## run.sh

```bash
#!/bin/bash
# the make line also repeats each setting of config.mk as NAME=value (left out here)
make -C /OpenROAD-flow-scripts/flow DESIGN_CONFIG=/design/flow/config.mk WORK_HOME=/design/flow/orfs CLKGATE_MAP_FILE= finish
```

## config.mk

```make
export PLATFORM = sky130hd
export DESIGN_NAME = complex_multiplier
export DESIGN_NICKNAME = complex_multiplier
export VERILOG_FILES = /design/flow/design.v
export SDC_FILE = /design/flow/constraint.sdc
export NUM_CORES = 4
export LEC_CHECK = 0
export ABC_AREA = 0
export CAP_MARGIN = 15
export CORE_MARGIN = 3
export CORE_UTILIZATION = 67
export CTS_CLUSTER_DIAMETER = 44
export CTS_CLUSTER_SIZE = 64
export GPL_ROUTABILITY_DRIVEN = 0
export MIN_ROUTING_LAYER = met1
export SETUP_SLACK_MARGIN = -0.7
export SLEW_MARGIN = 40
export TNS_END_PERCENT = 90
```

## constraint.sdc

```tcl
create_clock -name core_clock -period 8.47 [get_ports {i_clk}]
set_input_delay 1.6940 -clock core_clock [delete_from_list [all_inputs] [get_ports {i_clk}]]
set_output_delay 1.6940 -clock core_clock [all_outputs]
set_load 0.01 [all_outputs]
```

## design.v

```verilog
`timescale 1ns / 1ps
module complex_multiplier#(parameter INPUT_DATA_WIDTH = 16)
    (
        input  wire                                    i_clk,
        input  wire                                    i_rst,
        input  wire signed [INPUT_DATA_WIDTH-1:0]      i_real_h,
        input  wire signed [INPUT_DATA_WIDTH-1:0]      i_imag_h,
        input  wire signed [INPUT_DATA_WIDTH-1:0]      i_real_y,
        input  wire signed [INPUT_DATA_WIDTH-1:0]      i_imag_y,
        output reg  signed [INPUT_DATA_WIDTH*2:0]      o_real,
        output reg  signed [INPUT_DATA_WIDTH*2:0]      o_imag
    );
    reg signed [INPUT_DATA_WIDTH*2-1:0] ac;
    reg signed [INPUT_DATA_WIDTH*2-1:0] ad;
    reg signed [INPUT_DATA_WIDTH*2-1:0] cb;
    reg signed [INPUT_DATA_WIDTH*2-1:0] bd;
    always@(posedge i_clk) begin
        if(i_rst)begin
            o_real <= 0;
            o_imag <= 0;
            ac     <= 0;
            ad     <= 0;
            cb     <= 0;
            bd     <= 0;
        end         
        else begin
            ac <= i_real_h * i_real_y;
            ad <= i_real_h * i_imag_y;
            cb <= i_real_y * i_imag_h;
            bd <= i_imag_h * i_imag_y;
            o_real <= ac - bd;
            o_imag <= ad + cb;
        end
    end
endmodule
```

==> impl_metrics.csv, run 1 <==
group,metric,value,unit
worst_hold_path,holdPathEnd,"o_real[0]",
setup_path,critical_path_required,8.88,ns
layout,nets,6858,
grt,antenna_found_initial,14,
detailed_routing,post_drt_wl_per_cell,18.44,um
logic_synthesis,synth-xor-area-share,0.02971,
layout,fin_cells,6303,
cts,cts.path.max_buffers,2,
setup_path,cp_top_family,"adder cells",
logic_synthesis,muxShareOfSynthArea,0.001618,
cts,htree_levels,4,
setup_path,critPathMaxStageDelay,0.66,ns
setup_path,critPathKind,"in2reg",
logic_synthesis,area_leaders,"fa_1, ha_1, inv_1",
logic_synthesis,fp_nets,6697,
logic_synthesis,common_cells,"inv_1, fa_1, nand2_1",
floorplanning,die_h,271.3,um
setup_path,cp-start-kind,"input pin",
worst_hold_path,hold_depth,2,
floorplanning,fp.dieArea,73610,um^2
timing,timing.setup.tns,0,ns
logic_synthesis,ys_cells,5189,
place,placedCellCount,6262,
setup_path,reg2reg_from,"bd[11]",
logic_synthesis,synth-seq-cells,194,
setup_path,worstRegToRegCells,11,
logic_synthesis,syn-cell-area,47160,um^2
layout,area_growth,9.819,%
setup_path,path_common_cell,"fa_1",
logic_synthesis,top_cell,"inv_1",
logic_synthesis,synthArstFlopShare,0,
logic_synthesis,ys_types,73,
setup_path,crit_slowest_cell,"fa_1",
logic_synthesis,yosysTopAreaCell,"fa_1",
grt,grt.total_usage,0.3371,
worst_hold_path,hold_path.class,"reg2reg",
logic_synthesis,synth.top_cell.area_share,0.4457,
logic_synthesis,ys_sh_aoi,0.06344,
floorplanning,row_count,96,
grt,grt_overflow_total,0,
detailed_routing,first_pass_iters,5,
detailed_routing,wirelength,116200,um
setup_path,reg2reg_setup_slack,4.84,ns
logic_synthesis,synth-adder-area-share,0.5497,
setup_path,startpoint,"i_imag_h[1]",
cts,clkLatencyLatePin,0.50,ns
timing,finalCriticalPeriod,7.955,ns
detailed_routing,vias_per_cell,5.574,
logic_synthesis,ys_sh_simple,0.1600,
setup_path,cp.depth,21,
cts,cts_resized,0,
cts,postCtsSetupBuffers,0,
grt,grt_pass1_wl,194000,um
timing,drv_slew,0,
floorplanning,pin_count,132,
setup_path,crit_chain,"clkdlybuf4s50_1, nand2_1, inv_1, fa_1, fa_1, fa_1, fa_1, fa_1, inv_1, fa_1, inv_1, ha_1, a21o_1, a2111oi_0, o311ai_0, a41oi_1, buf_4, nor4_1, o31ai_1, a21boi_0, a211oi_1",
worst_hold_path,worstHoldStart,"bd[0]",
detailed_routing,drt-initial-drc-count,2688,
floorplanning,fp_util,0.6816,
detailed_routing,vias,35140,
setup_path,endpoint,"cb[28]",
setup_path,rr_endpoint,"o_real[30]",
detailed_routing,ant_nets,0,
logic_synthesis,ys.flop_type,"dfxtp_1",
run_status,outcome,"finished clean",
cts,ctsHoldBuffers,0,
detailed_routing,drc,0,
logic_synthesis,avgSynthCellArea,9.089,um^2
floorplanning,die_w,271.3,um
cts,cts_buffers,17,
grt,grt_pass1_vias,36970,
cts,clkSinkCount,194,
timing,fmax,125.7,MHz
cts,cts-root-buf,"clkbuf_16",
run,drv_cap,0,
run,tool_warnings,31,
logic_synthesis,yosysWarnings,1,
place,portBuffers,131,
timing,worstMarginPinSlew,0.7936,ns
setup_path,crit_fanout,8,
setup_path,crit_buf_inv,5,
logic_synthesis,synthCells,5189,
setup_path,end_kind,"register",
timing,hold_viol,0,
timing,slew_headroom,0.4710,
timing,finalSetupViolCount,0,
cts,cts_tree,"done",
logic_synthesis,edf_count,0,
timing,skew,0.02229,ns
cts,clk_pin_slew,0.09,ns
logic_synthesis,ys_seq_share,0.08235,
timing,rsz0062_at_grt,"false",
floorplanning,core_region_area,69190,um^2
place,place_hpwl,95600,um
logic_synthesis,ys_area,47160,um^2
timing,period_used_share,0.9392,
setup_path,cp.arrival,8.37,ns
logic_synthesis,ys_top_logic_family,"adder cells",
grt,grt_max_degree,156,
## final cells by class
cell class,instances,area [um^2]
clock inverter,14,177.7
fill,5313,17400
tap,931,1165
sequential,194,3884
antenna,9,22.52
clock buffer,18,439.2
timing repair buffer,360,3645
inverter,1204,4519
multi-input combinational,3573,37940
## metal layers
metal | track usage | part of all wire | wire length (um) | vias up
met1 | 0.4769 | 0.42 | 48920 | 17800
met5 | 0 | 0.00036 | 42 | -
met4 | 0.1385 | 0.043 | 5025 | 6
li1 | - | - | - | 15790
met3 | 0.05657 | 0.083 | 9620 | 220
met2 | 0.5223 | 0.45 | 52620 | 1327
## metrics by stage
stage | instance area, um^2 | hold WS [ns] | utilization | setup WS (ns)
6_report | 51790 | 0.4978 | 0.7486 | 0.5147
3_3_place_gp | 51150 | 0.4903 | 0.7393 | 0.06415
4_1_cts | 51770 | 0.5031 | 0.7482 | 0.5556
3_5_place_dp | 51150 | 0.4901 | 0.7393 | 0.01607
5_1_grt | 51790 | 0.5305 | 0.7485 | 0.1257
2_1_floorplan | 47160 | 0.4783 | - | 0.8286
==> inputs of run 2 (changes only) <==
- ABC_AREA: 0 -> not set
- CAP_MARGIN: 15 -> 40
- CORE_MARGIN: 3 -> 2
- CORE_UTILIZATION: 67 -> 72
- CTS_CLUSTER_DIAMETER: 44 -> not set
- CTS_CLUSTER_SIZE: 64 -> 40
- GPL_ROUTABILITY_DRIVEN: 0 -> not set
- HOLD_SLACK_MARGIN: not set -> 0.24
- MAX_ROUTING_LAYER: not set -> met4
- MIN_ROUTING_LAYER: met1 -> not set
- PLACE_DENSITY_LB_ADDON: not set -> 0.16
- SETUP_SLACK_MARGIN: -0.7 -> not set
- SLEW_MARGIN: 40 -> 20
- TNS_END_PERCENT: 90 -> not set
- clock period: 8.47 -> 6.88 ns (I/O delays scaled with it)
==> impl_metrics.csv, run 2 <==
group,metric,value,unit
logic_synthesis,ys_types,73,
logic_synthesis,yosysTopAreaCell,"fa_1",
timing,finalCriticalPeriod,7.307,ns
logic_synthesis,area_leaders,"fa_1, ha_1, inv_1",
cts,clkLatencyLatePin,0.55,ns
layout,area_growth,24.08,%
setup_path,critPathMaxStageDelay,0.74,ns
setup_path,reg2reg_setup_slack,2.67,ns
floorplanning,fp.dieArea,67560,um^2
worst_hold_path,hold_path.class,"reg2reg",
logic_synthesis,ys_sh_aoi,0.06344,
setup_path,worstRegToRegCells,11,
grt,grt.total_usage,0.4781,
grt,grt_max_degree,73,
worst_hold_path,worstHoldStart,"bd[0]",
logic_synthesis,fp_nets,6697,
detailed_routing,wirelength,173000,um
cts,cts.path.max_buffers,2,
floorplanning,row_count,93,
setup_path,cp.arrival,7.76,ns
logic_synthesis,syn-cell-area,47160,um^2
cts,clk_pin_slew,0.11,ns
setup_path,startpoint,"i_imag_y[4]",
logic_synthesis,synth.top_cell.area_share,0.4457,
place,portBuffers,131,
cts,htree_levels,4,
logic_synthesis,synthCells,5189,
logic_synthesis,ys.flop_type,"dfxtp_1",
logic_synthesis,ys_cells,5189,
timing,rsz0062_at_grt,"true",
logic_synthesis,yosysWarnings,1,
detailed_routing,met2_length,74230,um
setup_path,cp.depth,22,
logic_synthesis,synthArstFlopShare,0,
setup_path,cp_top_family,"adder cells",
grt,grt_pass1_vias,43840,
logic_synthesis,synth-adder-area-share,0.5497,
timing,finalSetupViolCount,44,
setup_path,crit_slowest_cell,"fa_1",
logic_synthesis,synth-xor-area-share,0.02971,
detailed_routing,route.met3.wl,24370,um
cts,ctsHoldBuffers,0,
setup_path,crit_chain,"buf_2, buf_12, buf_12, buf_4, and2_1, fa_1, inv_1, fa_2, fa_1, fa_1, inv_1, fa_1, fa_1, ha_4, a21o_1, a21oi_2, o21ai_2, a211o_4, a21oi_4, nor2_2, o41ai_2, mux2_2",
logic_synthesis,ys_top_logic_family,"adder cells",
logic_synthesis,avgSynthCellArea,9.089,um^2
floorplanning,die_h,259.9,um
detailed_routing,vias_per_cell,6.330,
worst_hold_path,holdPathEnd,"o_real[0]",
grt,grt_pass1_wl,236300,um
setup_path,crit_fanout,6,
floorplanning,fp_util,0.7303,
timing,drv_slew,0,
floorplanning,pin_count,132,
logic_synthesis,synth-seq-cells,194,
detailed_routing,vias,43090,
detailed_routing,first_pass_iters,19,
run,tool_warnings,29,
grt,antenna_found_initial,16,
setup_path,critPathKind,"in2reg",
layout,fin_area,58510,um^2
logic_synthesis,ys_area,47160,um^2
place,placedCellCount,6553,
logic_synthesis,ys_sh_simple,0.1600,
layout,fin_cells,6806,
floorplanning,die_w,259.9,um
cts,clkSinkCount,194,
logic_synthesis,muxShareOfSynthArea,0.001618,
setup_path,end_kind,"register",
timing,skew,0.03605,ns
timing,period_used_share,1.062,
detailed_routing,met1_length,54300,um
detailed_routing,drt-initial-drc-count,5947,
cts,cts_buffers,17,
place,place.gp.congestion,0.9525,
setup_path,path_common_cell,"fa_1",
detailed_routing,drc,0,
layout,n_fill_cell,2635,
logic_synthesis,common_cells,"inv_1, fa_1, nand2_1",
floorplanning,core_region_area,64580,um^2
layout,nets,7420,
timing,hold_viol,0,
layout,fin_util,0.9061,
cts,cts_tree,"done",
setup_path,endpoint,"ad[30]",
detailed_routing,post_drt_wl_per_cell,25.41,um
logic_synthesis,top_cell,"inv_1",
setup_path,reg2reg_from,"bd[10]",
detailed_routing,ant_nets,0,
logic_synthesis,edf_count,0,
logic_synthesis,ys_seq_share,0.08235,
place,postPlaceCellArea,54190,um^2
timing,fmax,136.9,MHz
run,drv_cap,0,
setup_path,rr_endpoint,"o_real[30]",
timing,setup_ws,-0.4272,ns
timing,slew_headroom,0.3391,
setup_path,cp-start-kind,"input pin",
detailed_routing,top_layer_used,"met4",
setup_path,crit_buf_inv,6,
run_status,outcome,"finished with violations",
cts,cts-root-buf,"clkbuf_16",
grt,grt_overflow_total,0,
run_status,failed_checks,"negative setup slack",
timing,worstMarginPinSlew,0.9843,ns
setup_path,critical_path_required,7.33,ns
place,place_hpwl,107000,um
worst_hold_path,hold_depth,2,
timing,hold_slack,0.5386,ns
==> run 2: what timing repair did <==
action                                 4_1_cts  5_1_grt
gates resized                              308      406
setup endpoints to repair                   48       55
setup buffers                              112       68
endpoints found under the hold margin        0        0
pin swaps                                  124      226
gates cloned                                19        7
==> run 2: layout make-up <==
class / instances / area (um^2) / area share
diodes: 26 / 65.06 / 0.001112
clock buffers: 18 / 429.2 / 0.007334
clock inverters: 14 / 180.2 / 0.003079
inverters: 1204 / 4529 / 0.07740
multi-input cells: 3573 / 39330 / 0.6722
flip-flops and latches: 194 / 3884 / 0.06637
well taps: 855 / 1070 / 0.01828
repair buffers: 922 / 9024 / 0.1542
==> run 2: stage by stage <==
stage	TNS (ns)	setup slack, ns
6_report	-6.098	-0.4272
5_1_grt	-12.13	-0.5964
2_1_floorplan	-0.1289	-0.1289
3_5_place_dp	-48.07	-1.173
3_3_place_gp	-39.15	-1.005
4_1_cts	0	0.0005911
==> run 2: per-layer routing <==
layer	vias to the layer above	track usage
met1	20710	0.5640
met4	0	0.3352
met3	1665	0.1262
li1	16960	-
met5	-	-
met2	3747	0.7162
==> inputs of run 3 (changes only) <==
- CAP_MARGIN: 40 -> 20
- CORE_UTILIZATION: 72 -> 55
- CTS_CLUSTER_SIZE: 40 -> not set
- HOLD_SLACK_MARGIN: 0.24 -> not set
- MAX_ROUTING_LAYER: met4 -> not set
- PLACE_DENSITY_LB_ADDON: 0.16 -> not set
- clock period: 6.88 -> 5.16 ns (I/O delays scaled with it)
==> impl_metrics.csv, run 3 <==
group,metric,value,unit
run_status,outcome,"finished with violations",
run_status,failed_checks,"negative setup slack",
logic_synthesis,edf_count,0,
timing,finalCriticalPeriod,6.553,ns
timing,worstMarginPinSlew,1.182,ns
setup_path,startpoint,"i_real_y[3]",
timing,slew_headroom,0.2023,
logic_synthesis,ys_sh_simple,0.1600,
setup_path,reg2reg_setup_slack,1.45,ns
grt,grt_pass1_wl,232600,um
place,place.gp.congestion,0.9488,
logic_synthesis,top_cell,"inv_1",
floorplanning,row_count,107,
cts,cts-root-buf,"clkbuf_16",
grt,grt_overflow_total,0,
setup_path,critical_path_required,5.52,ns
floorplanning,core_region_area,85010,um^2
timing,rsz0062_at_grt,"true",
cts,clkSinkCount,194,
setup_path,crit_buf_inv,9,
logic_synthesis,yosysWarnings,1,
detailed_routing,wirelength,149500,um
grt,busiest_layer,"met2",
detailed_routing,vias_per_cell,5.251,
timing,setup_ws,-1.393,ns
setup_path,cp.arrival,6.92,ns
setup_path,crit_fanout,5,
logic_synthesis,avgSynthCellArea,9.089,um^2
setup_path,reg2reg_from,"ad[0]",
setup_path,critPathKind,"in2reg",
detailed_routing,ant_nets,0,
setup_path,rr_endpoint,"o_imag[28]",
logic_synthesis,ys_seq_share,0.08235,
cts,cts_buffers,17,
cts,cts.path.max_buffers,2,
logic_synthesis,fp_nets,6697,
grt,grt_max_degree,141,
logic_synthesis,synth-seq-cells,194,
logic_synthesis,synthArstFlopShare,0,
place,place_hpwl,111300,um
grt,grt.total_usage,0.3481,
detailed_routing,drt-initial-drc-count,2670,
floorplanning,die_h,296.8,um
place,portBuffers,131,
grt,use_met1,0.4784,
grt,grt_use_met2,0.5415,
logic_synthesis,common_cells,"inv_1, fa_1, nand2_1",
detailed_routing,first_pass_iters,5,
grt,antenna_found_initial,13,
detailed_routing,drc,0,
timing,skew,0.02428,ns
logic_synthesis,synth-xor-area-share,0.02971,
floorplanning,fp.dieArea,88110,um^2
setup_path,cp.depth,25,
timing,finalSetupViolCount,87,
logic_synthesis,ys_top_logic_family,"adder cells",
logic_synthesis,synthCells,5189,
setup_path,cp-start-kind,"input pin",
worst_hold_path,holdPathEnd,"o_real[0]",
layout,nets,7642,
run,tool_warnings,32,
setup_path,critPathMaxStageDelay,0.57,ns
cts,clkLatencyLatePin,0.52,ns
timing,hold_viol,0,
logic_synthesis,ys_sh_aoi,0.06344,
detailed_routing,vias,38300,
logic_synthesis,ys_area,47160,um^2
layout,area_growth,34.65,%
setup_path,worstRegToRegCells,12,
setup_path,cp_top_family,"adder cells",
setup_path,endpoint,"ac[30]",
worst_hold_path,worstHoldStart,"bd[0]",
logic_synthesis,synth-adder-area-share,0.5497,
floorplanning,pin_count,132,
logic_synthesis,area_leaders,"fa_1, ha_1, inv_1",
logic_synthesis,ys_types,73,
floorplanning,fp_util,0.5547,
cts,clk_pin_slew,0.08,ns
grt,met3_usage,0.06678,
cts,cts_tree,"done",
run,drv_cap,0,
logic_synthesis,ys_cells,5189,
place,post-place-ws,-2.422,ns
setup_path,end_kind,"register",
logic_synthesis,ys.flop_type,"dfxtp_1",
logic_synthesis,yosysTopAreaCell,"fa_1",
logic_synthesis,syn-cell-area,47160,um^2
worst_hold_path,hold_depth,2,
logic_synthesis,muxShareOfSynthArea,0.001618,
setup_path,crit_slowest_cell,"fa_2",
timing,fmax,152.6,MHz
cts,htree_levels,4,
detailed_routing,post_drt_wl_per_cell,20.49,um
floorplanning,die_w,296.8,um
logic_synthesis,synth.top_cell.area_share,0.4457,
worst_hold_path,hold_path.class,"reg2reg",
timing,period_used_share,1.270,
layout,fin_util,0.7469,
timing,drv_slew,0,
grt,grt_pass1_vias,40170,
## run 3: routing by layer
metal | share of wire | vias up
met5 | 0.00032 | -
met4 | 0.052 | 8
met3 | 0.077 | 264
met2 | 0.45 | 1299
met1 | 0.42 | 19370
li1 | - | 17360
## run 3: through the flow
step           setup TNS (ns)  cells  hold slack (ns)  cell area (um^2)
5_1_grt                -87.17   7293           0.5311             63500
6_report               -75.39   7294           0.5180             63500
3_3_place_gp          -162.31   6941           0.4958             56400
2_1_floorplan          -55.39   5189           0.4783             49140
4_1_cts                -73.42   7220           0.5161             61770
3_5_place_dp          -167.12   6941           0.5036             56400
## run 3: layout make-up
class / count / area, um^2
antenna: 4 / 10.01
clock buffer: 19 / 442.9
clock inverter: 12 / 138.9
fill: 6257 / 21510
inverter: 1204 / 4532
multi-input combinational: 3573 / 41140
sequential: 194 / 3884
tap: 1144 / 1431
timing repair buffer: 1144 / 11920
## run 3: timing repair
action,in CTS,in global routing
endpoints found under the setup margin,97,92
pin swaps,332,322
cloned,31,0
buffers inserted,236,106
hold buffers,0,0
gates resized,796,425
==> inputs of run 4 (changes only) <==
- CAP_MARGIN: 20 -> 40
- CELL_PAD_IN_SITES_GLOBAL_PLACEMENT: not set -> 0
- CORE_UTILIZATION: 55 -> 72
- CTS_CLUSTER_SIZE: not set -> 32
- HOLD_SLACK_MARGIN: not set -> 0.28
- SETUP_SLACK_MARGIN: not set -> -0.46
- SLEW_MARGIN: 20 -> 15
- clock period: 5.16 -> 5.67 ns (I/O delays scaled with it)
==> impl_metrics.csv, run 4 <==
group,metric,value,unit
run_status,outcome,"did not finish",
logic_synthesis,ys.flop_type,"dfxtp_1",
logic_synthesis,ys_cells,5189,
logic_synthesis,syn-cell-area,47160,um^2
cts,clkSinkCount,194,
cts,cts-root-buf,"clkbuf_16",
place,place.gp.congestion,0.9588,
logic_synthesis,fp_nets,6697,
logic_synthesis,ys_sh_aoi,0.06344,
logic_synthesis,ys_area,47160,um^2
logic_synthesis,yosysWarnings,1,
logic_synthesis,ys_sh_simple,0.1600,
place,place_hpwl,108000,um
run_status,stop_stage,"global routing (5_1_grt)",
logic_synthesis,synth-xor-area-share,0.02971,
logic_synthesis,synthCells,5189,
logic_synthesis,ys_top_logic_family,"adder cells",
logic_synthesis,avgSynthCellArea,9.089,um^2
logic_synthesis,common_cells,"inv_1, fa_1, nand2_1",
floorplanning,core_region_area,64580,um^2
floorplanning,pin_count,132,
logic_synthesis,synth-seq-cells,194,
cts,ctsHoldBuffers,0,
logic_synthesis,top_cell,"inv_1",
logic_synthesis,muxShareOfSynthArea,0.001618,
logic_synthesis,edf_count,0,
place,placedCellCount,6588,
logic_synthesis,synth.top_cell.area_share,0.4457,
floorplanning,die_h,259.9,um
cts,cts_buffers,17,
logic_synthesis,synth-adder-area-share,0.5497,
logic_synthesis,synthArstFlopShare,0,
place,portBuffers,131,
logic_synthesis,ys_seq_share,0.08235,
floorplanning,fp.dieArea,67560,um^2
cts,htree_levels,4,
place,postPlaceCellArea,54850,um^2
logic_synthesis,area_leaders,"fa_1, ha_1, inv_1",
logic_synthesis,ys_types,73,
floorplanning,fp_util,0.7303,
logic_synthesis,yosysTopAreaCell,"fa_1",
floorplanning,die_w,259.9,um
cts,cts.path.max_buffers,2,
floorplanning,row_count,93,
run 4: through the flow:
step                setup slack [ns]  utilization
global placement              -1.968       0.8492
floorplan                     -1.097            -
detailed placement            -2.033       0.8492
CTS                          -0.8968       0.9094
run 4: timing repair:
| item | in CTS |
|---|---|
| gates resized | 769 |
| pin swaps | 287 |
| buffers inserted | 186 |
| cloned | 30 |
| setup endpoints to repair | 76 |
==> inputs of run 5 (changes only) <==
- CAP_MARGIN: 40 -> 0
- CELL_PAD_IN_SITES_GLOBAL_PLACEMENT: 0 -> not set
- CORE_ASPECT_RATIO: not set -> 0.5
- CTS_CLUSTER_DIAMETER: not set -> 363
- CTS_CLUSTER_SIZE: 32 -> 97
- HOLD_SLACK_MARGIN: 0.28 -> not set
- PLACE_DENSITY: not set -> 0.38
- SETUP_SLACK_MARGIN: -0.46 -> not set
- SLEW_MARGIN: 15 -> 20
- TNS_END_PERCENT: not set -> 10
- clock period: 5.67 -> 5.21 ns (I/O delays scaled with it)
==> impl_metrics.csv, run 5 <==
group,metric,value,unit
logic_synthesis,common_cells,"inv_1, fa_1, nand2_1",
floorplanning,fp_util,0.7266,
logic_synthesis,fp_nets,6697,
floorplanning,fp.dieArea,67690,um^2
logic_synthesis,ys_sh_simple,0.1600,
logic_synthesis,syn-cell-area,47160,um^2
place,place.gp.congestion,0.9814,
logic_synthesis,synth-xor-area-share,0.02971,
floorplanning,pin_count,132,
cts,ctsHoldBuffers,0,
run_status,outcome,"did not finish",
logic_synthesis,ys_area,47160,um^2
cts,clkSinkCount,194,
place,postPlaceCellArea,54840,um^2
floorplanning,die_w,365.9,um
logic_synthesis,ys_seq_share,0.08235,
floorplanning,row_count,66,
logic_synthesis,area_leaders,"fa_1, ha_1, inv_1",
place,placedCellCount,6652,
run_status,stop_stage,"global routing (5_1_grt)",
logic_synthesis,ys_types,73,
logic_synthesis,ys_sh_aoi,0.06344,
logic_synthesis,ys_top_logic_family,"adder cells",
cts,cts-root-buf,"clkbuf_16",
cts,htree_levels,4,
cts,cts.path.max_buffers,2,
place,portBuffers,131,
logic_synthesis,avgSynthCellArea,9.089,um^2
logic_synthesis,yosysWarnings,1,
logic_synthesis,synth-seq-cells,194,
logic_synthesis,yosysTopAreaCell,"fa_1",
logic_synthesis,ys_cells,5189,
floorplanning,core_region_area,64910,um^2
logic_synthesis,synth.top_cell.area_share,0.4457,
logic_synthesis,ys.flop_type,"dfxtp_1",
floorplanning,die_h,185.0,um
logic_synthesis,synthArstFlopShare,0,
cts,cts_buffers,17,
logic_synthesis,muxShareOfSynthArea,0.001618,
logic_synthesis,top_cell,"inv_1",
place,place_hpwl,115100,um
logic_synthesis,synthCells,5189,
logic_synthesis,edf_count,0,
logic_synthesis,synth-adder-area-share,0.5497,
-- run 5: what timing repair did --
action	in CTS
setup buffers	129
pin swaps	228
cloned	26
resized	537
endpoints found under the setup margin	99
-- run 5: per-stage QoR --
stage          setup TNS [ns]  setup WS (ns)
2_1_floorplan          -66.44         -1.465
3_3_place_gp          -177.32         -2.540
3_5_place_dp          -187.16         -2.727
4_1_cts                -85.73         -1.371
==> inputs of run 6 (changes only) <==
- CAP_MARGIN: 0 -> 20
- CORE_ASPECT_RATIO: 0.5 -> not set
- CORE_UTILIZATION: 72 -> 20
- CTS_CLUSTER_DIAMETER: 363 -> not set
- CTS_CLUSTER_SIZE: 97 -> not set
- PLACE_DENSITY: 0.38 -> not set
- TNS_END_PERCENT: 10 -> not set
- clock period: 5.21 -> 10.9 ns (I/O delays scaled with it)
==> impl_metrics.csv, run 6 <==
group,metric,value,unit
run_status,outcome,"finished clean",
cts,cts_resized,0,
layout,nets,6718,
cts,cts_buffers,17,
cts,clk_pin_slew,0.09,ns
setup_path,crit_chain,"clkdlybuf4s50_1, buf_4, nand2_1, fa_1, inv_1, fa_1, fa_1, fa_1, fa_1, inv_1, fa_1, inv_1, ha_1, a21o_1, a2111oi_0, o311ai_0, a41oi_1, nor4_1, o31ai_1, a21boi_0, nand4b_1, o211ai_1",
cts,cts_tree,"done",
place,place.gp.congestion,0.8904,
run,drv_cap,0,
logic_synthesis,area_leaders,"fa_1, ha_1, inv_1",
timing,setup_ws,1.773,ns
logic_synthesis,edf_count,0,
cts,postCtsSetupBuffers,0,
place,place_hpwl,117000,um
setup_path,end_kind,"register",
layout,fin_util,0.2254,
logic_synthesis,synth-xor-area-share,0.02971,
setup_path,startpoint,"i_real_y[11]",
detailed_routing,vias_per_cell,4.105,
timing,drv_slew,0,
setup_path,reg2reg_from,"ad[1]",
layout,logic_area,37950,um^2
logic_synthesis,ys_types,73,
logic_synthesis,ys_sh_aoi,0.06344,
detailed_routing,post_drt_wl_per_cell,16.76,um
logic_synthesis,synthArstFlopShare,0,
setup_path,critPathKind,"in2reg",
cts,cts.path.max_buffers,2,
floorplanning,fp.dieArea,239700,um^2
detailed_routing,wirelength,140500,um
setup_path,cp-start-kind,"input pin",
floorplanning,die_h,489.6,um
floorplanning,row_count,178,
grt,grt_max_degree,94,
floorplanning,pin_count,132,
logic_synthesis,fp_nets,6697,
setup_path,rr_endpoint,"o_imag[29]",
grt,grt_overflow_total,0,
timing,slew_headroom,0.1987,
timing,finalSetupViolCount,0,
timing,rsz0062_at_grt,"false",
logic_synthesis,synth.top_cell.area_share,0.4457,
logic_synthesis,syn-cell-area,47160,um^2
setup_path,reg2reg_setup_slack,7.21,ns
floorplanning,die_w,489.6,um
timing,timing.setup.tns,0,ns
setup_path,crit_buf_inv,5,
logic_synthesis,ys_sh_simple,0.1600,
logic_synthesis,common_cells,"inv_1, fa_1, nand2_1",
worst_hold_path,worstHoldStart,"bd[0]",
floorplanning,fp_util,0.2009,
logic_synthesis,muxShareOfSynthArea,0.001618,
floorplanning,core_region_area,234700,um^2
detailed_routing,vias,34390,
cts,cts-root-buf,"clkbuf_16",
grt,grt.total_usage,0.1192,
timing,worstMarginPinSlew,1.199,ns
worst_hold_path,holdPathEnd,"o_real[0]",
worst_hold_path,hold_path.class,"reg2reg",
setup_path,worstRegToRegCells,9,
place,portBuffers,131,
logic_synthesis,ys_cells,5189,
logic_synthesis,synth-adder-area-share,0.5497,
place,post-place-ws,1.260,ns
detailed_routing,drt-initial-drc-count,2309,
timing,hold_viol,0,
cts,clkSinkCount,194,
setup_path,crit_slowest_cell,"clkdlybuf4s50_1",
run,tool_warnings,26,
setup_path,path_common_cell,"fa_1",
layout,regArea,3884,um^2
logic_synthesis,ys_top_logic_family,"adder cells",
timing,period_used_share,0.8374,
grt,grt_pass1_vias,37700,
detailed_routing,ant_nets,0,
grt,antenna_found_initial,26,
logic_synthesis,synthCells,5189,
cts,htree_levels,4,
layout,area_growth,12.17,%
cts,ctsHoldBuffers,0,
logic_synthesis,yosysTopAreaCell,"fa_1",
logic_synthesis,ys_area,47160,um^2
detailed_routing,first_pass_iters,7,
logic_synthesis,ys.flop_type,"dfxtp_1",
setup_path,endpoint,"cb[30]",
timing,fmax,109.6,MHz
detailed_routing,drc,0,
logic_synthesis,avgSynthCellArea,9.089,um^2
timing,finalCriticalPeriod,9.127,ns
setup_path,cp.depth,22,
cts,clkLatencyLatePin,0.50,ns
logic_synthesis,ys_seq_share,0.08235,
logic_synthesis,yosysWarnings,1,
timing,hold_slack,0.5200,ns
timing,skew,0.01668,ns
logic_synthesis,top_cell,"inv_1",
setup_path,critical_path_required,11.26,ns
setup_path,cp.arrival,9.49,ns
worst_hold_path,hold_depth,2,
layout,n_fill_cell,25660,
setup_path,cp_top_family,"adder cells",
setup_path,critPathMaxStageDelay,1.19,ns
setup_path,crit_fanout,16,
logic_synthesis,synth-seq-cells,194,
grt,grt_pass1_wl,220700,um
## run 6: metrics by stage
step,cells,cell area (um^2)
2_1_floorplan,5189,47160
3_3_place_gp,8341,52270
3_5_place_dp,8341,52270
4_1_cts,8373,52900
5_1_grt,8375,52890
6_report,8379,52900
## run 6: per-layer routing
layer / routed length, um / global-route usage / vias up
met1: 63200 / 0.1622 / 17640
met2: 63790 / 0.1939 / 1042
li1: - / - / 15500
met4: 3445 / 0.02858 / 28
met5: 191 / 0 / -
met3: 9827 / 0.02291 / 186
## run 6: layout make-up
type | count | share of cell area
Multi-Input combinational cell | 3573 | 0.7173
Inverter | 1204 | 0.08543
Tap cell | 3150 | 0.07451
Sequential cell | 194 | 0.07342
Timing Repair Buffer | 220 | 0.03697
Clock buffer | 18 | 0.008302
Clock inverter | 14 | 0.003784
Antenna cell | 6 | 0.0002838
==> inputs of run 7 (changes only) <==
- CELL_PAD_IN_SITES_GLOBAL_PLACEMENT: not set -> 1
- CORE_UTILIZATION: 20 -> 65
- CTS_CLUSTER_SIZE: not set -> 54
- SLEW_MARGIN: 20 -> 15
- clock period: 10.9 -> 6.88 ns (I/O delays scaled with it)
==> impl_metrics.csv, run 7 <==
group,metric,value,unit
timing,slew_headroom,0.2798,
cts,cts.path.max_buffers,2,
cts,htree_levels,4,
detailed_routing,drc,0,
run,tool_warnings,33,
floorplanning,pin_count,132,
floorplanning,row_count,98,
detailed_routing,wirelength,140400,um
layout,area_growth,25.81,%
setup_path,critPathKind,"in2reg",
setup_path,endpoint,"ad[30]",
logic_synthesis,avgSynthCellArea,9.089,um^2
place,portBuffers,131,
logic_synthesis,synthCells,5189,
logic_synthesis,area_leaders,"fa_1, ha_1, inv_1",
run_status,outcome,"finished with violations",
timing,drv_slew,0,
setup_path,critPathMaxStageDelay,0.65,ns
grt,grt_overflow_total,0,
setup_path,rr_endpoint,"o_imag[30]",
detailed_routing,met2_length,62300,um
setup_path,reg2reg_from,"ad[0]",
detailed_routing,ant_nets,0,
logic_synthesis,synthArstFlopShare,0,
detailed_routing,route.met3.wl,14350,um
logic_synthesis,ys_top_logic_family,"adder cells",
logic_synthesis,muxShareOfSynthArea,0.001618,
setup_path,critical_path_required,7.31,ns
cts,cts_buffers,17,
grt,antenna_found_initial,5,
grt,grt_pass1_vias,39930,
setup_path,end_kind,"register",
setup_path,cp.depth,21,
run,drv_cap,0,
logic_synthesis,yosysTopAreaCell,"fa_1",
setup_path,crit_buf_inv,4,
layout,nets,7461,
setup_path,cp_top_family,"adder cells",
logic_synthesis,yosysWarnings,1,
worst_hold_path,hold_path.class,"reg2reg",
detailed_routing,post_drt_wl_per_cell,20.30,um
logic_synthesis,synth.top_cell.area_share,0.4457,
place,placedCellCount,6697,
timing,worstMarginPinSlew,1.067,ns
logic_synthesis,synth-seq-cells,194,
timing,timing.setup.tns,-0.03387,ns
run_status,failed_checks,"negative setup slack",
worst_hold_path,worstHoldStart,"bd[0]",
cts,clkSinkCount,194,
logic_synthesis,ys_area,47160,um^2
detailed_routing,top_layer_used,"met5",
timing,setup_ws,-0.02022,ns
logic_synthesis,common_cells,"inv_1, fa_1, nand2_1",
cts,cts_tree,"done",
setup_path,crit_chain,"buf_8, buf_8, and2_4, fa_2, fa_1, fa_2, fa_2, fa_1, inv_1, fa_1, inv_2, ha_4, a21o_1, a21o_1, a21o_1, a221o_1, a311o_1, a21oi_4, nor2_2, o41ai_2, mux2_2",
floorplanning,fp_util,0.6586,
logic_synthesis,edf_count,0,
logic_synthesis,ys_seq_share,0.08235,
floorplanning,core_region_area,71610,um^2
detailed_routing,vias,38520,
timing,hold_viol,0,
grt,grt_pass1_wl,216100,um
place,place_hpwl,103200,um
timing,finalCriticalPeriod,6.900,ns
worst_hold_path,hold_depth,2,
detailed_routing,drt-initial-drc-count,3154,
cts,clk_pin_slew,0.10,ns
cts,cts-root-buf,"clkbuf_16",
floorplanning,die_w,273.4,um
detailed_routing,met1_length,55500,um
layout,fin_cells,6917,
detailed_routing,vias_per_cell,5.569,
setup_path,startpoint,"i_real_h[15]",
setup_path,cp.arrival,7.33,ns
setup_path,crit_slowest_cell,"fa_2",
logic_synthesis,ys_sh_aoi,0.06344,
logic_synthesis,top_cell,"inv_1",
timing,fmax,144.9,MHz
logic_synthesis,ys_cells,5189,
cts,clkLatencyLatePin,0.52,ns
logic_synthesis,ys.flop_type,"dfxtp_1",
grt,grt_max_degree,158,
detailed_routing,first_pass_iters,6,
floorplanning,fp.dieArea,74730,um^2
floorplanning,die_h,273.4,um
timing,period_used_share,1.003,
layout,fin_area,59330,um^2
logic_synthesis,ys_sh_simple,0.1600,
setup_path,reg2reg_setup_slack,2.98,ns
logic_synthesis,synth-xor-area-share,0.02971,
timing,skew,0.02420,ns
place,postPlaceCellArea,54760,um^2
layout,n_fill_cell,4389,
place,place.gp.congestion,0.9210,
logic_synthesis,fp_nets,6697,
timing,rsz0062_at_grt,"true",
setup_path,crit_fanout,6,
grt,grt.total_usage,0.3783,
logic_synthesis,syn-cell-area,47160,um^2
place,post-place-ws,-1.079,ns
timing,finalSetupViolCount,2,
logic_synthesis,synth-adder-area-share,0.5497,
setup_path,worstRegToRegCells,11,
setup_path,cp-start-kind,"input pin",
logic_synthesis,ys_types,73,
worst_hold_path,holdPathEnd,"o_real[0]",
## run 7: repair_timing
item                                    4_1_cts  5_1_grt
resized                                     346      438
buffers inserted                             98       67
endpoints found under the setup margin       50       50
hold buffers                                  0        0
gates cloned                                 26        9
pin swaps                                   133      261
## run 7: area by class of cell
cell class | count | area (um^2) | area share
Antenna cell | 1 | 2.502 | 0.00004218
Clock inverter | 14 | 175.2 | 0.002952
Timing Repair Buffer | 963 | 9658 | 0.1628
Tap cell | 950 | 1189 | 0.02003
Multi-Input combinational cell | 3573 | 39450 | 0.6649
Clock buffer | 18 | 439.2 | 0.007402
Inverter | 1204 | 4534 | 0.07642
Sequential cell | 194 | 3884 | 0.06546
## run 7: per-layer routing
layer	up-vias	track usage
met5	-	0
met4	6	0.1773
met3	401	0.07623
met2	1791	0.5773
met1	19290	0.5234
li1	17030	-
## run 7: per-stage QoR
step                      hold slack, ns  utilization
after floorplan                   0.4783            -
after global placement            0.4893       0.7647
after detailed placement          0.5068       0.7647
after CTS                         0.5180       0.8067
after global routing              0.5512       0.8286
final                             0.5094       0.8286
==> inputs of run 8 (changes only) <==
- CAP_MARGIN: 20 -> 5
- CELL_PAD_IN_SITES_GLOBAL_PLACEMENT: 1 -> not set
- CORE_ASPECT_RATIO: not set -> 0.5
- CORE_UTILIZATION: 65 -> 72
- CTS_CLUSTER_DIAMETER: not set -> 363
- CTS_CLUSTER_SIZE: 54 -> 97
- HOLD_SLACK_MARGIN: not set -> 0.3
- PLACE_DENSITY: not set -> 0.38
- SETUP_SLACK_MARGIN: not set -> -0.5
- SLEW_MARGIN: 15 -> 20
- TNS_END_PERCENT: not set -> 10
- clock period: 6.88 -> 5.13 ns (I/O delays scaled with it)
==> impl_metrics.csv, run 8 <==
group,metric,value,unit
run_status,outcome,"finished with violations",
run_status,failed_checks,"negative setup slack",
logic_synthesis,area_leaders,"fa_1, ha_1, inv_1",
cts,clkSinkCount,194,
timing,fmax,138.3,MHz
logic_synthesis,ys_area,47160,um^2
timing,finalSetupViolCount,93,
setup_path,end_kind,"register",
logic_synthesis,ys_types,73,
setup_path,crit_fanout,14,
logic_synthesis,avgSynthCellArea,9.089,um^2
timing,worstMarginPinSlew,1.002,ns
detailed_routing,vias_per_cell,6.229,
timing,hold_slack,0.5210,ns
timing,drv_slew,0,
grt,grt_max_degree,157,
logic_synthesis,edf_count,0,
floorplanning,pin_count,132,
logic_synthesis,top_cell,"inv_1",
logic_synthesis,fp_nets,6697,
grt,grt_pass1_wl,234400,um
cts,cts-root-buf,"clkbuf_16",
logic_synthesis,ys_sh_aoi,0.06344,
logic_synthesis,synth-xor-area-share,0.02971,
grt,antenna_found_initial,22,
setup_path,cp_top_family,"adder cells",
logic_synthesis,synth-adder-area-share,0.5497,
timing,setup_ws,-2.103,ns
layout,nets,7441,
timing,hold_viol,0,
floorplanning,fp.dieArea,67690,um^2
setup_path,cp.arrival,7.61,ns
logic_synthesis,synthCells,5189,
grt,grt_overflow_total,0,
logic_synthesis,synth.top_cell.area_share,0.4457,
setup_path,crit_chain,"buf_2, clkbuf_16, and2_1, fa_1, fa_1, fa_1, fa_1, fa_1, inv_2, fa_1, inv_2, ha_4, nand4_1, nor2_4, buf_6, nand4_1, o22ai_4, o221ai_4, o21ai_4, mux2i_1, nand2_1",
detailed_routing,vias,42750,
cts,clk_pin_slew,0.10,ns
setup_path,reg2reg_setup_slack,1.25,ns
setup_path,endpoint,"ac[30]",
logic_synthesis,yosysTopAreaCell,"fa_1",
setup_path,startpoint,"i_real_y[14]",
detailed_routing,drc,0,
place,place.gp.congestion,0.9734,
detailed_routing,first_pass_iters,12,
setup_path,critPathKind,"in2reg",
cts,cts_buffers,17,
setup_path,cp-start-kind,"input pin",
floorplanning,fp_util,0.7266,
worst_hold_path,holdPathEnd,"o_real[0]",
detailed_routing,wirelength,174500,um
detailed_routing,drt-initial-drc-count,5412,
floorplanning,core_region_area,64910,um^2
grt,grt.total_usage,0.4599,
place,place_hpwl,115100,um
setup_path,rr_endpoint,"o_imag[30]",
logic_synthesis,muxShareOfSynthArea,0.001618,
place,portBuffers,131,
cts,ctsHoldBuffers,0,
logic_synthesis,ys_seq_share,0.08235,
setup_path,reg2reg_from,"ad[0]",
setup_path,crit_buf_inv,5,
cts,clkLatencyLatePin,0.53,ns
logic_synthesis,synth-seq-cells,194,
timing,rsz0062_at_grt,"true",
worst_hold_path,hold_path.class,"reg2reg",
detailed_routing,ant_nets,0,
logic_synthesis,synthArstFlopShare,0,
logic_synthesis,ys_cells,5189,
timing,finalCriticalPeriod,7.233,ns
logic_synthesis,ys_top_logic_family,"adder cells",
worst_hold_path,hold_depth,2,
cts,cts.path.max_buffers,2,
floorplanning,row_count,66,
detailed_routing,post_drt_wl_per_cell,25.42,um
setup_path,worstRegToRegCells,11,
timing,period_used_share,1.410,
timing,skew,0.04360,ns
cts,htree_levels,4,
worst_hold_path,worstHoldStart,"bd[0]",
floorplanning,die_w,365.9,um
setup_path,path_common_cell,"fa_1",
timing,slew_headroom,0.3233,
timing,timing.setup.tns,-98.51,ns
run,drv_cap,0,
logic_synthesis,ys_sh_simple,0.1600,
logic_synthesis,yosysWarnings,1,
run,tool_warnings,35,
setup_path,critical_path_required,5.51,ns
place,postPlaceCellArea,54960,um^2
cts,cts_tree,"done",
setup_path,cp.depth,21,
setup_path,critPathMaxStageDelay,0.61,ns
layout,fin_area,58980,um^2
layout,area_growth,25.07,%
logic_synthesis,syn-cell-area,47160,um^2
floorplanning,die_h,185.0,um
grt,grt_pass1_vias,43230,
setup_path,crit_slowest_cell,"fa_1",
logic_synthesis,common_cells,"inv_1, fa_1, nand2_1",
logic_synthesis,ys.flop_type,"dfxtp_1",
run 8: stage by stage:
stage | utilization | setup slack (ns) | cells
after floorplan | - | -1.529 | 5189
after global placement | 0.8468 | -2.483 | 6658
after CTS | 0.8835 | -1.524 | 6767
final | 0.9087 | -2.103 | 6863
after detailed placement | 0.8468 | -2.584 | 6658
after global routing | 0.9077 | -2.024 | 6836
run 8: per-layer routing:
layer | vias up | share of wire | GRT usage
met5 | - | 0.0063 | 0.03989
met4 | 34 | 0.087 | 0.2435
met2 | 3691 | 0.41 | 0.6989
met1 | 20600 | 0.32 | 0.5653
met3 | 1437 | 0.17 | 0.1871
li1 | 16990 | - | -
run 8: what timing repair did:
action                                  4_1_cts  5_1_grt
gates cloned                                 15       10
pin swaps                                   132      200
setup buffers                                81       73
endpoints found under the setup margin       90       86
resized                                     458      382
run 8: area by class of cell:
| cell class | count | area (um^2) |
|---|---|---|
| multi-input combinational | 3573 | 39680 |
| antenna | 34 | 85.08 |
| inverter | 1204 | 4526 |
| clock buffer | 19 | 442.9 |
| clock inverter | 12 | 151.4 |
| fill | 2686 | 5923 |
| timing repair buffer | 943 | 9105 |
| tap | 884 | 1106 |
| sequential | 194 | 3884 |
==> inputs of run 9 (changes only) <==
- ABC_AREA: not set -> 1
- CAP_MARGIN: 5 -> 20
- CELL_PAD_IN_SITES_DETAIL_PLACEMENT: not set -> 0
- CELL_PAD_IN_SITES_GLOBAL_PLACEMENT: not set -> 0
- CORE_ASPECT_RATIO: 0.5 -> 1.03
- CORE_MARGIN: 2 -> 8
- CORE_UTILIZATION: 72 -> 15
- CTS_CLUSTER_DIAMETER: 363 -> not set
- CTS_CLUSTER_SIZE: 97 -> 54
- GPL_ROUTABILITY_DRIVEN: not set -> 0
- HOLD_SLACK_MARGIN: 0.3 -> 0.03
- MIN_ROUTING_LAYER: not set -> met2
- PLACE_DENSITY: 0.38 -> not set
- PLACE_DENSITY_LB_ADDON: not set -> 0.11
- SETUP_SLACK_MARGIN: -0.5 -> 0.67
- SLEW_MARGIN: 20 -> 25
- TNS_END_PERCENT: 10 -> not set
- clock period: 5.13 -> 10.9 ns (I/O delays scaled with it)
==> impl_metrics.csv, run 9 <==
group,metric,value,unit
logic_synthesis,synth-seq-cells,194,
timing,drv_slew,0,
timing,hold_viol,0,
logic_synthesis,fp_nets,8784,
setup_path,endpoint,"bd[23]",
detailed_routing,drc,0,
place,placedCellCount,11950,
logic_synthesis,ys_seq_share,0.07419,
logic_synthesis,ys_cells,7276,
floorplanning,row_count,220,
detailed_routing,met2_length,110500,um
cts,cts-root-buf,"clkbuf_16",
cts,cts_resized,0,
floorplanning,fp_util,0.1505,
place,portBuffers,131,
setup_path,cp.depth,23,
cts,postCtsSetupBuffers,0,
grt,grt.total_usage,0.1756,
setup_path,critPathMaxStageDelay,0.89,ns
detailed_routing,vias,60130,
setup_path,critPathKind,"in2reg",
detailed_routing,post_drt_wl_per_cell,17.88,um
run,drv_cap,0,
grt,grt_overflow_total,0,
logic_synthesis,ys_area,52350,um^2
detailed_routing,route.met3.wl,95880,um
floorplanning,fp.dieArea,368200,um^2
setup_path,rr_endpoint,"o_real[28]",
floorplanning,core_region_area,347900,um^2
logic_synthesis,edf_count,0,
grt,grt_max_degree,63,
setup_path,crit_slowest_cell,"clkdlybuf4s50_1",
logic_synthesis,common_cells,"inv_1, nand2_1, fa_1",
timing,worstMarginPinSlew,1.072,ns
worst_hold_path,hold_depth,2,
logic_synthesis,synthCells,7276,
run_status,outcome,"finished clean",
logic_synthesis,synth.top_cell.area_share,0.4015,
setup_path,reg2reg_from,"ac[0]",
worst_hold_path,holdPathEnd,"o_real[0]",
setup_path,crit_fanout,20,
cts,clk_pin_slew,0.07,ns
logic_synthesis,synth-adder-area-share,0.4952,
layout,nets,8819,
logic_synthesis,ys_sh_aoi,0.04245,
cts,cts_buffers,25,
setup_path,cp_top_family,"adder cells",
logic_synthesis,ys_types,36,
detailed_routing,vias_per_cell,4.999,
place,place_hpwl,175600,um
layout,fin_cells,12030,
logic_synthesis,yosysTopAreaCell,"fa_1",
grt,grt_pass1_wl,319900,um
logic_synthesis,ys.flop_type,"dfxtp_1",
setup_path,cp-start-kind,"input pin",
logic_synthesis,yosysWarnings,1,
worst_hold_path,hold_path.class,"reg2reg",
layout,logic_area,39580,um^2
timing,timing.setup.tns,0,ns
timing,finalCriticalPeriod,8.474,ns
cts,clkLatencyLatePin,0.58,ns
setup_path,cp.arrival,8.91,ns
layout,regArea,3884,um^2
logic_synthesis,synth-xor-area-share,0.001506,
logic_synthesis,synthArstFlopShare,0,
detailed_routing,ant_nets,0,
logic_synthesis,ys_sh_simple,0.2169,
cts,cts_tree,"done",
grt,antenna_found_initial,5,
timing,fmax,118.0,MHz
detailed_routing,top_layer_used,"met5",
timing,slew_headroom,0.2855,
run,tool_warnings,27,
setup_path,crit_chain,"clkdlybuf4s50_1, buf_12, nand2_1, inv_1, fa_1, inv_1, fa_1, inv_1, fa_1, fa_1, fa_1, inv_1, fa_1, inv_1, ha_1, nand2_1, nor2_1, inv_1, nor2_1, nand4_1, nand2_1, nor2_1, nor2_1",
cts,ctsHoldBuffers,0,
logic_synthesis,avgSynthCellArea,7.195,um^2
worst_hold_path,worstHoldStart,"bd[0]",
timing,rsz0062_at_grt,"false",
setup_path,end_kind,"register",
floorplanning,die_h,615.6,um
floorplanning,pin_count,132,
setup_path,reg2reg_setup_slack,8.39,ns
detailed_routing,wirelength,215000,um
logic_synthesis,area_leaders,"fa_1, inv_1, nand2_1",
setup_path,startpoint,"i_imag_h[5]",
layout,n_fill_cell,40020,
logic_synthesis,muxShareOfSynthArea,0,
logic_synthesis,syn-cell-area,52350,um^2
timing,skew,0.03672,ns
timing,period_used_share,0.7774,
floorplanning,die_w,598.1,um
cts,clkSinkCount,194,
logic_synthesis,ys_top_logic_family,"adder cells",
detailed_routing,met1_length,0,um
layout,area_growth,14.80,%
cts,cts.path.max_buffers,3,
timing,finalSetupViolCount,0,
cts,htree_levels,4,
setup_path,crit_buf_inv,8,
setup_path,worstRegToRegCells,13,
logic_synthesis,top_cell,"inv_1",
setup_path,critical_path_required,11.34,ns
detailed_routing,first_pass_iters,25,
detailed_routing,drt-initial-drc-count,5928,
grt,grt_pass1_vias,71810,
[run 9: area by class of cell]
type                    count  share of cell area
multi-input cells        4716              0.6586
inverters                2153              0.1346
well taps                4662             0.09706
flip-flops and latches    194             0.06462
repair buffers            221             0.03090
clock buffers              28             0.01093
diodes                     48            0.001999
clock inverters             5            0.001332
[run 9: per-layer routing]
metal  vias up  global-route usage
met2     15930              0.2008
met1     22810                   -
li1      20670                   -
met3       684              0.2614
met4        32             0.01671
met5         -             0.03032
[run 9: metrics by stage]
stage               worst slack, ns  cell area [um^2]  hold slack [ns]    util
finish                        2.426             60100           0.6138  0.1727
global route                  1.832             60000           0.6373  0.1725
CTS                           2.005             59970           0.6354  0.1723
detailed placement            1.384             59230           0.6226  0.1702
global placement              1.367             59210           0.6188  0.1702
floorplan                     3.457             52350           0.4783       -
==> inputs of run 10 (changes only) <==
- ABC_AREA: 1 -> not set
- CAP_MARGIN: 20 -> 30
- CELL_PAD_IN_SITES_DETAIL_PLACEMENT: 0 -> not set
- CELL_PAD_IN_SITES_GLOBAL_PLACEMENT: 0 -> 2
- CORE_ASPECT_RATIO: 1.03 -> 0.7
- CORE_MARGIN: 8 -> 2
- CORE_UTILIZATION: 15 -> 41
- CTS_CLUSTER_DIAMETER: not set -> 335
- CTS_CLUSTER_SIZE: 54 -> 21
- HOLD_SLACK_MARGIN: 0.03 -> not set
- MIN_ROUTING_LAYER: met2 -> met1
- PLACE_DENSITY_LB_ADDON: 0.11 -> 0.24
- SETUP_SLACK_MARGIN: 0.67 -> 1.39
- clock period: 10.9 -> 5.86 ns (I/O delays scaled with it)
==> impl_metrics.csv, run 10 <==
group,metric,value,unit
logic_synthesis,ys_cells,5189,
logic_synthesis,synth.top_cell.area_share,0.4457,
cts,clkLatencyLatePin,0.55,ns
setup_path,reg2reg_from,"cb[0]",
setup_path,worstRegToRegCells,11,
timing,fmax,151.4,MHz
logic_synthesis,area_leaders,"fa_1, ha_1, inv_1",
logic_synthesis,ys_sh_simple,0.1600,
cts,cts_buffers,17,
setup_path,critical_path_required,6.29,ns
cts,cts-root-buf,"clkbuf_16",
detailed_routing,drc,0,
layout,nets,7637,
timing,setup_ws,-0.7472,ns
setup_path,startpoint,"i_real_h[15]",
cts,ctsHoldBuffers,0,
logic_synthesis,ys_area,47160,um^2
setup_path,reg2reg_setup_slack,2.34,ns
layout,area_growth,35.58,%
layout,n_fill_cell,10440,
worst_hold_path,hold_path.class,"reg2reg",
timing,slew_headroom,0.4259,
grt,grt_overflow_total,0,
logic_synthesis,yosysWarnings,1,
logic_synthesis,edf_count,0,
place,place_hpwl,117500,um
run_status,outcome,"finished with violations",
setup_path,cp_top_family,"adder cells",
setup_path,cp.arrival,7.04,ns
worst_hold_path,worstHoldStart,"bd[0]",
logic_synthesis,ys.flop_type,"dfxtp_1",
setup_path,cp-start-kind,"input pin",
worst_hold_path,hold_depth,2,
logic_synthesis,synthArstFlopShare,0,
grt,antenna_found_initial,4,
detailed_routing,wirelength,152900,um
detailed_routing,first_pass_iters,5,
detailed_routing,vias,37390,
place,portBuffers,131,
setup_path,crit_slowest_cell,"fa_2",
detailed_routing,ant_nets,0,
floorplanning,pin_count,132,
setup_path,crit_chain,"buf_6, buf_12, nand2_8, inv_4, fa_2, buf_6, fa_1, fa_1, fa_1, fa_1, inv_1, fa_1, inv_2, ha_4, a21o_1, a21o_1, a21o_1, a221o_1, a311o_1, a21oi_2, nor2_1, o41ai_2, mux2_2",
floorplanning,die_w,409.4,um
logic_synthesis,avgSynthCellArea,9.089,um^2
grt,grt_pass1_vias,40340,
timing,hold_viol,0,
grt,grt_max_degree,158,
setup_path,cp.depth,23,
logic_synthesis,synth-xor-area-share,0.02971,
logic_synthesis,synth-seq-cells,194,
grt,grt.total_usage,0.2717,
logic_synthesis,ys_top_logic_family,"adder cells",
setup_path,critPathKind,"in2reg",
grt,grt_pass1_wl,240400,um
logic_synthesis,fp_nets,6697,
logic_synthesis,muxShareOfSynthArea,0.001618,
logic_synthesis,yosysTopAreaCell,"fa_1",
floorplanning,die_h,287.8,um
floorplanning,fp_util,0.4118,
logic_synthesis,synthCells,5189,
cts,clk_pin_slew,0.10,ns
logic_synthesis,top_cell,"inv_1",
timing,skew,0.03515,ns
detailed_routing,vias_per_cell,4.865,
detailed_routing,post_drt_wl_per_cell,19.89,um
cts,cts_tree,"done",
worst_hold_path,holdPathEnd,"o_real[0]",
logic_synthesis,syn-cell-area,47160,um^2
logic_synthesis,common_cells,"inv_1, fa_1, nand2_1",
timing,hold_slack,0.5819,ns
timing,period_used_share,1.128,
cts,htree_levels,4,
setup_path,crit_buf_inv,6,
setup_path,critPathMaxStageDelay,0.66,ns
run,tool_warnings,32,
place,postPlaceCellArea,57100,um^2
timing,worstMarginPinSlew,0.8612,ns
run_status,failed_checks,"negative setup slack",
timing,drv_slew,0,
timing,finalCriticalPeriod,6.607,ns
floorplanning,core_region_area,114500,um^2
logic_synthesis,ys_seq_share,0.08235,
detailed_routing,drt-initial-drc-count,2342,
logic_synthesis,ys_sh_aoi,0.06344,
layout,fin_area,63940,um^2
logic_synthesis,synth-adder-area-share,0.5497,
setup_path,crit_fanout,8,
setup_path,path_common_cell,"fa_1",
floorplanning,row_count,104,
cts,cts.path.max_buffers,2,
run,drv_cap,0,
logic_synthesis,ys_types,73,
timing,finalSetupViolCount,77,
setup_path,endpoint,"ad[30]",
setup_path,rr_endpoint,"o_imag[30]",
timing,rsz0062_at_grt,"true",
setup_path,end_kind,"register",
cts,clkSinkCount,194,
floorplanning,fp.dieArea,117800,um^2
run 10: metal layers:
| metal | share of wire | wire length [um] | track usage | up-vias |
|---|---|---|---|---|
| met1 | 0.47 | 71360 | 0.3914 | 18960 |
| met5 | 0.000072 | 11 | 0 | - |
| met2 | 0.42 | 64830 | 0.4016 | 922 |
| li1 | - | - | - | 17370 |
| met3 | 0.071 | 10820 | 0.06055 | 136 |
| met4 | 0.038 | 5829 | 0.09522 | 2 |
run 10: timing repair:
action,4_1_cts,5_1_grt
resized,746,372
setup endpoints to repair,107,106
pin swaps,300,321
cloned,31,3
buffers inserted,206,55
run 10: stage by stage:
| stage | setup TNS (ns) | worst slack (ns) | std cells | util |
|---|---|---|---|---|
| after detailed placement | -117.43 | -1.833 | 7352 | 0.4986 |
| final | -36.98 | -0.7472 | 7686 | 0.5584 |
| after CTS | -30.02 | -0.7107 | 7621 | 0.5428 |
| after global placement | -115.24 | -1.750 | 7352 | 0.4986 |
| after global routing | -49.42 | -0.9397 | 7681 | 0.5583 |
| after floorplan | -16.06 | -0.9449 | 5189 | - |
run 10: layout make-up:
class	count	area, um^2	area share
Timing Repair Buffer	1139	11780	0.1842
Clock inverter	15	215.2	0.003366
Inverter	1204	4531	0.07086
Sequential cell	194	3884	0.06074
Antenna cell	7	17.52	0.0002740
Clock buffer	17	425.4	0.006653
Multi-Input combinational cell	3573	41170	0.6438
Tap cell	1537	1923	0.03008
==> inputs of run 11 (changes only) <==
- CAP_MARGIN: 30 -> 20
- CELL_PAD_IN_SITES_GLOBAL_PLACEMENT: 2 -> not set
- CORE_ASPECT_RATIO: 0.7 -> not set
- CORE_MARGIN: 2 -> 10
- CORE_UTILIZATION: 41 -> 64
- CTS_CLUSTER_DIAMETER: 335 -> 336
- CTS_CLUSTER_SIZE: 21 -> 100
- GPL_ROUTABILITY_DRIVEN: 0 -> not set
- HOLD_SLACK_MARGIN: not set -> 0.3
- MIN_ROUTING_LAYER: met1 -> not set
- PLACE_DENSITY_LB_ADDON: 0.24 -> not set
- SETUP_SLACK_MARGIN: 1.39 -> not set
- SLEW_MARGIN: 25 -> 20
- TNS_END_PERCENT: not set -> 5
- clock period: 5.86 -> 10.0 ns (I/O delays scaled with it)
==> impl_metrics.csv, run 11 <==
group,metric,value,unit
layout,nets,6758,
timing,hold_slack,0.5115,ns
cts,htree_levels,4,
detailed_routing,vias,34200,
setup_path,crit_slowest_cell,"fa_1",
logic_synthesis,synthArstFlopShare,0,
place,portBuffers,131,
timing,finalSetupViolCount,0,
setup_path,reg2reg_from,"bd[11]",
logic_synthesis,ys_sh_simple,0.1600,
floorplanning,pin_count,132,
timing,period_used_share,0.8795,
run,drv_cap,0,
grt,grt_pass1_vias,35980,
setup_path,critical_path_required,10.38,ns
logic_synthesis,fp_nets,6697,
setup_path,path_common_cell,"fa_1",
logic_synthesis,ys_cells,5189,
setup_path,cp_top_family,"adder cells",
setup_path,crit_fanout,15,
setup_path,cp.depth,19,
layout,area_growth,7.166,%
cts,cts.path.max_buffers,2,
setup_path,crit_buf_inv,5,
setup_path,cp.arrival,9.18,ns
logic_synthesis,ys_seq_share,0.08235,
detailed_routing,post_drt_wl_per_cell,19.17,um
worst_hold_path,holdPathEnd,"o_real[0]",
cts,clkSinkCount,194,
grt,grt_max_degree,91,
logic_synthesis,synth-adder-area-share,0.5497,
cts,cts_resized,0,
logic_synthesis,area_leaders,"fa_1, ha_1, inv_1",
floorplanning,die_h,291.5,um
logic_synthesis,synthCells,5189,
logic_synthesis,synth.top_cell.area_share,0.4457,
place,place.gp.congestion,0.9333,
logic_synthesis,avgSynthCellArea,9.089,um^2
timing,slew_headroom,0.2558,
timing,rsz0062_at_grt,"false",
worst_hold_path,worstHoldStart,"bd[0]",
layout,fin_cells,6224,
run_status,outcome,"finished clean",
grt,grt_pass1_wl,196100,um
setup_path,reg2reg_setup_slack,6.11,ns
timing,fmax,113.7,MHz
worst_hold_path,hold_path.class,"reg2reg",
logic_synthesis,ys.flop_type,"dfxtp_1",
place,placedCellCount,6190,
logic_synthesis,ys_sh_aoi,0.06344,
cts,cts_tree,"done",
cts,postCtsSetupBuffers,0,
timing,skew,0.01722,ns
setup_path,crit_chain,"clkdlybuf4s50_1, buf_4, nand2_1, inv_1, fa_1, fa_1, fa_1, fa_1, fa_1, inv_1, fa_1, inv_1, ha_1, a21oi_1, or3b_2, o221ai_1, o21ai_0, a21oi_1, mux2_2",
layout,logic_area,37940,um^2
setup_path,cp-start-kind,"input pin",
detailed_routing,drt-initial-drc-count,2237,
setup_path,startpoint,"i_imag_h[15]",
grt,antenna_found_initial,6,
cts,ctsHoldBuffers,0,
logic_synthesis,synth-xor-area-share,0.02971,
logic_synthesis,synth-seq-cells,194,
logic_synthesis,syn-cell-area,47160,um^2
setup_path,rr_endpoint,"o_real[26]",
floorplanning,fp.dieArea,84950,um^2
grt,grt.total_usage,0.2918,
cts,clkLatencyLatePin,0.50,ns
grt,grt_overflow_total,0,
logic_synthesis,ys_top_logic_family,"adder cells",
logic_synthesis,top_cell,"inv_1",
setup_path,critPathKind,"in2reg",
place,place_hpwl,99150,um
setup_path,worstRegToRegCells,11,
cts,cts-root-buf,"clkbuf_16",
logic_synthesis,yosysTopAreaCell,"fa_1",
run,tool_warnings,28,
cts,cts_buffers,17,
layout,regArea,3884,um^2
logic_synthesis,ys_area,47160,um^2
timing,timing.setup.tns,0,ns
timing,finalCriticalPeriod,8.795,ns
detailed_routing,wirelength,119300,um
logic_synthesis,yosysWarnings,1,
cts,clk_pin_slew,0.08,ns
floorplanning,die_w,291.5,um
setup_path,critPathMaxStageDelay,0.91,ns
setup_path,end_kind,"register",
logic_synthesis,edf_count,0,
logic_synthesis,common_cells,"inv_1, fa_1, nand2_1",
floorplanning,fp_util,0.6464,
layout,n_fill_cell,6008,
timing,drv_slew,0,
logic_synthesis,muxShareOfSynthArea,0.001618,
detailed_routing,ant_nets,0,
timing,hold_viol,0,
logic_synthesis,ys_types,73,
detailed_routing,first_pass_iters,8,
detailed_routing,drc,0,
floorplanning,core_region_area,72960,um^2
timing,worstMarginPinSlew,1.106,ns
worst_hold_path,hold_depth,2,
detailed_routing,vias_per_cell,5.495,
setup_path,endpoint,"bd[27]",
floorplanning,row_count,99,
-- run 11: layout make-up --
type	count	share of cell area
clock inverters	14	0.003416
inverters	1204	0.08942
well taps	959	0.02374
repair buffers	260	0.04711
clock buffers	18	0.008690
diodes	2	0.00009903
flip-flops and latches	194	0.07684
multi-input cells	3573	0.7507
-- run 11: stage by stage --
step	utilization	setup WS, ns	cell area [um^2]
CTS	0.6926	1.296	50530
detailed placement	0.6843	0.7637	49920
floorplan	-	2.053	47160
finish	0.6927	1.205	50540
global route	0.6927	0.7889	50540
global placement	0.6843	0.9064	49920
-- run 11: routing by layer --
layer,up-vias,GRT usage,share of wire,wire (um)
met4,2,0.08482,0.033,3890
met2,1160,0.4561,0.45,54050
met3,182,0.06651,0.087,10350
li1,15580,-,-,-
met1,17280,0.4035,0.43,50990
met5,-,0,0.000092,11
